==> run E <==
==> flow/design.v <==
module incline_sat(
    input [12:0] incline,
    output [9:0] incline_sat
);
assign incline_sat = (~incline[12] && |incline[12:9]) ? 10'h1FF : 
                    (incline[12] && ~(&incline[12:9])) ? 10'h200 : incline[9:0];
endmodule
module desiredDrive(
    input [11:0] avg_torque,
    input [4:0] cadence,
    input not_pedaling,
    input [12:0] incline,
    input [2:0] scale,
    output [11:0] target_curr
);
localparam TORQUE_MIN = 12'h380;
localparam TOO_SMALL = 5'h05;
logic [9:0] inc_sat;
incline_sat i1( .incline(incline), .incline_sat(inc_sat));
logic [10:0] incline_factor;
assign incline_factor = {inc_sat[9], inc_sat[9:0]} + 11'd256;
logic [8:0] incline_factor_limit;
assign incline_factor_limit = (incline_factor[10] == 1'b1) ? 9'h000 : (incline_factor[9]) ? 9'h1FF : incline_factor[8:0];
logic [5:0] cadence_factor;
assign cadence_factor = (|cadence[4:1]) ? ({1'b0, cadence} + 6'd32) : 6'h00;
logic [12:0]torque_off;
assign torque_off = {1'b0, avg_torque} - {1'b0, TORQUE_MIN};
logic [12:0] torque_pos;
assign torque_pos = (torque_off[12] == 1'b1) ? 12'h000 : torque_off[11:0];
logic [30:0]assist_prod;
assign assist_prod = not_pedaling ? 30'h00000000 : (torque_pos * incline_factor_limit * cadence_factor * scale);
assign target_curr = (|assist_prod[29:27]) ? 12'hFFF : assist_prod[26:15];
endmodule
module desiredDrive_reg(
    input clk, rst_n,
    input [11:0] avg_torque,
    input [4:0] cadence,
    input not_pedaling,
    input [12:0] incline,
    input [2:0] scale,
    output logic [11:0] target_curr
);
logic [11:0] avg_torque_r;
logic [4:0] cadence_r;
logic not_pedaling_r;
logic [12:0] incline_r;
logic [2:0] scale_r;
logic [11:0] target_curr_nxt;
always_ff @(posedge clk, negedge rst_n) begin
    if (!rst_n) begin
        avg_torque_r <= 12'h000;
        cadence_r <= 5'h00;
        not_pedaling_r <= 1'b0;
        incline_r <= 13'h0000;
        scale_r <= 3'h0;
    end
    else begin
        avg_torque_r <= avg_torque;
        cadence_r <= cadence;
        not_pedaling_r <= not_pedaling;
        incline_r <= incline;
        scale_r <= scale;
    end
end
desiredDrive iDD(.avg_torque(avg_torque_r), .cadence(cadence_r), .not_pedaling(not_pedaling_r),
                 .incline(incline_r), .scale(scale_r), .target_curr(target_curr_nxt));
always_ff @(posedge clk, negedge rst_n) begin
    if (!rst_n)
        target_curr <= 12'h000;
    else
        target_curr <= target_curr_nxt;
end
endmodule
==> flow/run.sh <==
#!/bin/bash
# the make line also repeats each setting of config.mk as NAME=value (left out here)
make -C /OpenROAD-flow-scripts/flow DESIGN_CONFIG=/design/flow/config.mk WORK_HOME=/design/flow/orfs CLKGATE_MAP_FILE= finish
==> flow/config.mk <==
export PLATFORM = sky130hd
export DESIGN_NAME = desiredDrive_reg
export DESIGN_NICKNAME = desiredDrive_reg
export VERILOG_FILES = /design/flow/design.v
export SDC_FILE = /design/flow/constraint.sdc
export NUM_CORES = 4
export LEC_CHECK = 0
export ABC_AREA = 1
export CAP_MARGIN = 15
export CORE_MARGIN = 2
export CORE_UTILIZATION = 72
export CTS_CLUSTER_DIAMETER = 300
export CTS_CLUSTER_SIZE = 99
export SETUP_SLACK_MARGIN = 0.93
export SLEW_MARGIN = 20
export TNS_END_PERCENT = 10
==> flow/constraint.sdc <==
create_clock -name core_clock -period 11.5 [get_ports {clk}]
set_input_delay 2.3000 -clock core_clock [delete_from_list [all_inputs] [get_ports {clk}]]
set_output_delay 2.3000 -clock core_clock [all_outputs]
set_load 0.01 [all_outputs]
==> run A: changes against run E <==
==> flow/config.mk (replaced) <==
export PLATFORM = sky130hd
export DESIGN_NAME = desiredDrive_reg
export DESIGN_NICKNAME = desiredDrive_reg
export VERILOG_FILES = /design/flow/design.v
export SDC_FILE = /design/flow/constraint.sdc
export NUM_CORES = 4
export LEC_CHECK = 0
export CAP_MARGIN = 0
export CORE_MARGIN = 2
export CORE_UTILIZATION = 72
export PLACE_DENSITY_LB_ADDON = 0.0
export SLEW_MARGIN = 20
export TNS_END_PERCENT = 5
==> flow/constraint.sdc (replaced) <==
create_clock -name core_clock -period 11.2 [get_ports {clk}]
set_input_delay 2.2400 -clock core_clock [delete_from_list [all_inputs] [get_ports {clk}]]
set_output_delay 2.2400 -clock core_clock [all_outputs]
set_load 0.01 [all_outputs]
==> out/qor_table.md <==
| Parameter | Reported | Unit |
|:---|:---|:---|
| Most frequently used cell type in the post-synthesis netlist | nand2_1 | - |
| Cell count in the Yosys report | 1514 | - |
| Chip footprint | 16610 | um2 |
| Stage where the flow stopped | global routing | - |
| First error | [ERROR GRT-0232] Routing congestion too high. Check the congestion heatmap in the GUI. | - |
| Cell types occupying the most area after synthesis | fa_1 (31%), ha_1 (12%), nand2_1 (11%), inv_1 (11%), dfrtp_1 (10%) | - |
| Yosys aoi share | 7.788 | % |
| Mean area per synthesized cell | 7.417 | um2 |
| Number of cells in the design after placement | 1754 | - |
| DP Wirelength | 24.18 | mm |
| Number of nets at floorplan | 1833 | - |
| GR Util met2 | 87.74 | % |
| Area of the core | 15200 | um2 |
| Xor/xnor share of the synthesized area | 2.574 | % |
| Basic Gates by Area | 24.38 | % |
| Status | did not finish | - |
| Floorplan-stage core utilization | 73.87 | % |
| Cell area after placement | 12090 | um2 |
| Global router's overall resource usage | 71.77 | % |
That was run E.
==> out/qor_table.md <==
| Parameter | Reported | Unit |
|:---|:---|:---|
| Status | finished with violations | - |
| SO Faults | negative setup slack | - |
| Final count of negative-setup-slack endpoints | 12 | - |
| Global router's overall resource usage | 38.22 | % |
| Cell area after placement | 12720 | um2 |
| Yosys aoi share | 11.50 | % |
| Number of nets at floorplan | 1643 | - |
| Worst Slack Setup Final | -0.8192 | ns |
| Mean area per synthesized cell | 8.379 | um2 |
That was run A.

* * *

==> run a <==
RTL: the design.v shown in full above, as it stands there.
==> flow/config.mk <==
export PLATFORM = sky130hd
export DESIGN_NAME = desiredDrive_reg
export DESIGN_NICKNAME = desiredDrive_reg
export VERILOG_FILES = /design/flow/design.v
export SDC_FILE = /design/flow/constraint.sdc
export NUM_CORES = 4
export LEC_CHECK = 0
export CAP_MARGIN = 20
export CORE_MARGIN = 2
export CORE_UTILIZATION = 40
export CTS_CLUSTER_DIAMETER = 343
export CTS_CLUSTER_SIZE = 100
export SLEW_MARGIN = 20
export TNS_END_PERCENT = 15
==> flow/constraint.sdc <==
create_clock -name core_clock -period 13.0 [get_ports {clk}]
set_input_delay 2.6000 -clock core_clock [delete_from_list [all_inputs] [get_ports {clk}]]
set_output_delay 2.6000 -clock core_clock [all_outputs]
set_load 0.01 [all_outputs]
run.sh (not shown) runs the stock make flow with config.mk's settings and CLKGATE_MAP_FILE=.
==> run b: changes against run a <==
- CORE_UTILIZATION: 40 -> 72
- CTS_CLUSTER_DIAMETER: 343 -> default
- CTS_CLUSTER_SIZE: 100 -> default
- PLACE_DENSITY_LB_ADDON: default -> 0.2
- TNS_END_PERCENT: 15 -> default
==> flow/constraint.sdc (replaced) <==
create_clock -name core_clock -period 11.4 [get_ports {clk}]
set_input_delay 2.2800 -clock core_clock [delete_from_list [all_inputs] [get_ports {clk}]]
set_output_delay 2.2800 -clock core_clock [all_outputs]
set_load 0.01 [all_outputs]
==> run c: changes against run a <==
- ABC_AREA: default -> 1
- CORE_UTILIZATION: 40 -> 72
- CTS_CLUSTER_DIAMETER: 343 -> default
- CTS_CLUSTER_SIZE: 100 -> default
- SETUP_SLACK_MARGIN: default -> 0.52
- TNS_END_PERCENT: 15 -> default
==> flow/constraint.sdc (replaced) <==
create_clock -name core_clock -period 5.99 [get_ports {clk}]
set_input_delay 1.1980 -clock core_clock [delete_from_list [all_inputs] [get_ports {clk}]]
set_output_delay 1.1980 -clock core_clock [all_outputs]
set_load 0.01 [all_outputs]
==> run d: changes against run a <==
- CORE_ASPECT_RATIO: default -> 1.19
- CORE_UTILIZATION: 40 -> 54
- CTS_CLUSTER_DIAMETER: 343 -> default
- CTS_CLUSTER_SIZE: 100 -> default
- HOLD_SLACK_MARGIN: default -> 0.06
- TNS_END_PERCENT: 15 -> default
==> flow_summary.ini <==
; synthesis and place-and-route metrics
[drt]
vias = 8712
topRoutingLayerUsed = met4

[logic_synthesis]
ys_types = 65
top_cells_by_count = 249 x inv_1, 201 x nand2_1, 174 x fa_1, 109 x ha_1, 81 x nor2_1

[global_route]
antenna_found_initial = 0

[outcome]
status = no timing/DRC/antenna violations

[worst_setup_path]
crit_start = incline_r[11]
start_kind = register

[final_timing]
fin_worst_skew_ns = 0.01273

[layout]
dominant_cells = logic gates
nFillCells = 1918
sh_comb_area_pct = 73.39

[die]
taps = 265

[place]
place_inst = 1617
hpwlAfterDp_mm = 20.77
That was run d.
==> flow_summary.ini <==
; synthesis and place-and-route metrics
[outcome]
status = no timing/DRC/antenna violations

[logic_synthesis]
top_cells_by_count = 249 x inv_1, 201 x nand2_1, 174 x fa_1, 109 x ha_1, 81 x nor2_1

[place]
hpwlAfterDp_mm = 20.44
place_inst = 1719

[final_timing]
fin_worst_skew_ns = 0.01723

[die]
taps = 372

[drt]
vias = 8770

[layout]
nFillCells = 2686
sh_comb_area_pct = 72.95

[worst_setup_path]
start_kind = register
That was run a.
==> flow_summary.ini <==
; synthesis and place-and-route metrics
[outcome]
violations = setup timing
status = finished with violations

[final_timing]
setup_viol = 12
fin_ws_ns = -0.5099
fin_worst_skew_ns = 0.02566

[drt]
topRoutingLayerUsed = met4

[logic_synthesis]
ys_types = 65

[layout]
sh_comb_area_pct = 71.69
dominant_cells = logic gates

[global_route]
antenna_found_initial = 0
That was run b.
==> flow_summary.ini <==
; flow metrics
[logic_synthesis]
adder_share_pct = 43.16
top_cells_by_count = 326 x nand2_1, 318 x inv_1, 195 x nor2_1, 174 x fa_1, 109 x ha_1
syn-num-nets = 1833
logic_family = adder cells
top_cell = nand2_1
ys_types = 42
synth_area_um2 = 11230
synthArstFlopShare_pct = 100.0

[place]
hpwlAfterDp_mm = 35.38
place_inst = 2022

[outcome]
status = aborted with a tool error
stop_stage = clock tree synthesis (4_1_cts)
tool.error = [ERROR DPL-0038] Utilization greater than 100%, impossible to legalize

[die]
ioPinCount = 48
That was run c.

* * *

==> inputs of 11-11 <==
RTL: the design.v shown in full above, as it stands there.
Settings: LEC_CHECK=0, ABC_AREA=1, CAP_MARGIN=20, CORE_MARGIN=2, CORE_UTILIZATION=40, CTS_CLUSTER_DIAMETER=31, HOLD_SLACK_MARGIN=0.19, SLEW_MARGIN=20, TNS_END_PERCENT=100; clock period 13.0 ns.
==> 07-12 (differences from 11-11) <==
CAP_MARGIN = 10   (was 20)
CELL_PAD_IN_SITES_GLOBAL_PLACEMENT = 3   (was default)
CORE_ASPECT_RATIO = 1.76   (was default)
GPL_ROUTABILITY_DRIVEN = 1   (was default)
PLACE_DENSITY = 0.4   (was default)
SETUP_SLACK_MARGIN = -1.13   (was default)
SLEW_MARGIN = 35   (was 20)
TNS_END_PERCENT = 35   (was 100)
==> 04-21 (differences from 11-11) <==
CORE_UTILIZATION = 63   (was 40)
CTS_CLUSTER_DIAMETER = default   (was 31)
HOLD_SLACK_MARGIN = default   (was 0.19)
SETUP_SLACK_MARGIN = 2.4   (was default)
TNS_END_PERCENT = 10   (was 100)
==> flow/constraint.sdc (replaced) <==
create_clock -name core_clock -period 10.7 [get_ports {clk}]
set_input_delay 2.1400 -clock core_clock [delete_from_list [all_inputs] [get_ports {clk}]]
set_output_delay 2.1400 -clock core_clock [all_outputs]
set_load 0.01 [all_outputs]
==> results <==
Placed wire-length estimate: 07-12 29.5 mm; 04-21 25.2 mm; 11-11 24.4 mm
Core area: 07-12 27700 um^2; 04-21 17400 um^2; 11-11 27700 um^2
Last weighted congestion value of the routability-driven placer: 07-12 0.849; 04-21 0.994; 11-11 0.972
Metal2 WL: 07-12 20.3 mm; 04-21 16.2 mm; 11-11 13.9 mm
Cell with the largest stage delay on the worst path: 07-12 nor4_1; 04-21 fa_1; 11-11 fa_1
Wire length on met3: 07-12 409 um; 04-21 1.80 mm; 11-11 910 um
Clock buf/inv share: 07-12 1.22%; 04-21 1.05%; 11-11 1.23%
Outcome: 07-12 complete, but fails checks; 04-21 complete, but fails checks; 11-11 no timing/DRC/antenna violations
Violated checks: 07-12 negative setup slack; 04-21 negative setup slack; 11-11 -
WL/cell: 07-12 17.0 um; 04-21 16.1 um; 11-11 14.5 um
Worst Reg-to-Reg Cells: 07-12 55; 04-21 60; 11-11 55
Setup fix buffers added after clock tree synthesis: 07-12 0; 04-21 10; 11-11 0
Routed metal-1 wirelength: 07-12 10.2 mm; 04-21 12.1 mm; 11-11 12.8 mm
Final critical-path setup slack: 07-12 -0.0918 ns; 04-21 -0.428 ns; 11-11 0.864 ns
Global-route wire length before repair: 07-12 53.3 mm; 04-21 50.0 mm; 11-11 48.1 mm
Required time at the worst-slack endpoint: 07-12 13.19 ns; 04-21 10.90 ns; 11-11 13.18 ns
Pre-antenna DRT Iters: 07-12 4; 04-21 5; 11-11 5
Maximum net fanout on the critical path: 07-12 12; 04-21 7; 11-11 12
Logic depth of the worst path, buffers included: 07-12 55; 04-21 60; 11-11 55
Number of placed instances, taps included: 07-12 1924; 04-21 1924; 11-11 1922
Layout overhead on the synthesized area: 07-12 9.58%; 04-21 26.8%; 11-11 9.92%
Total wirelength of the detailed-routed design: 07-12 32.9 mm; 04-21 31.4 mm; 11-11 28.1 mm
Worst Clk Skew: 07-12 0.0122 ns; 04-21 0.00939 ns; 11-11 0.00626 ns

* * *

==> inputs of run H <==
Starts from the design.v that is shown in full above.
export LEC_CHECK = 0
export CAP_MARGIN = 20
export CORE_ASPECT_RATIO = 1.05
export CORE_MARGIN = 10
export CORE_UTILIZATION = 49
export CTS_CLUSTER_SIZE = 65
export HOLD_SLACK_MARGIN = 0.15
export MAX_ROUTING_LAYER = met4
export SETUP_SLACK_MARGIN = 0.85
export SLEW_MARGIN = 40
create_clock -name core_clock -period 13.0 [get_ports {clk}]
==> run P (differences from run H) <==
- CAP_MARGIN: 20 -> 0
- CORE_ASPECT_RATIO: 1.05 -> not set
- CORE_MARGIN: 10 -> 2
- CORE_UTILIZATION: 49 -> 72
- CTS_CLUSTER_SIZE: 65 -> not set
- HOLD_SLACK_MARGIN: 0.15 -> not set
- MAX_ROUTING_LAYER: met4 -> not set
- SETUP_SLACK_MARGIN: 0.85 -> not set
- SLEW_MARGIN: 40 -> 20
==> flow/constraint.sdc (replaced) <==
create_clock -name core_clock -period 11.2 [get_ports {clk}]
set_input_delay 2.2400 -clock core_clock [delete_from_list [all_inputs] [get_ports {clk}]]
set_output_delay 2.2400 -clock core_clock [all_outputs]
set_load 0.01 [all_outputs]
==> qor summary <==
|  | run H | run P |
|---|---|---|
| Run status | no timing/DRC/antenna violations | complete, but fails checks |
| Violated checks | - | setup timing |
| Final Instance Area | 12700 µm² | 13700 µm² |
| Routed length on met2 | 13.1 mm | 16.6 mm |
| Fraction of standard cell area that is sequential | 0.0909 | 0.0843 |
| Worst-Margin Slew | 0.958 ns | 1.02 ns |
| Sink of the worst hold path | target_curr[11] | target_curr[10] |
| Final setup TNS | 0 ns | -6.37 ns |
| Shortest clock period the worst path allows after layout | 11.66 ns | 11.75 ns |
| Tally of OpenROAD warnings | 29 | 32 |
| Starting Density | 0.498 | 0.733 |
| Maximum number of pins on one net before global-route repair | 35 | 47 |
| Global-route wire length before repair | 46.4 mm | 49.2 mm |
| Bufs w/o clock | 91 | 200 |
| Std cell rows | 56 | 45 |
| Arrival time of data at the critical path endpoint | 11.83 ns | 11.92 ns |
| Count of buffers added by post-CTS timing repair for setup | 2 | 10 |
| Vias in the first global route | 9435 | 10813 |
| Maximum fanout encountered on the critical timing path | 6 | 7 |
| Post-route fraction of the period consumed by the critical path | 0.897 | 1.05 |
| Worst Clk Skew | 0.0104 ns | 0.00859 ns |
| Placed cells | 1639 | 1647 |
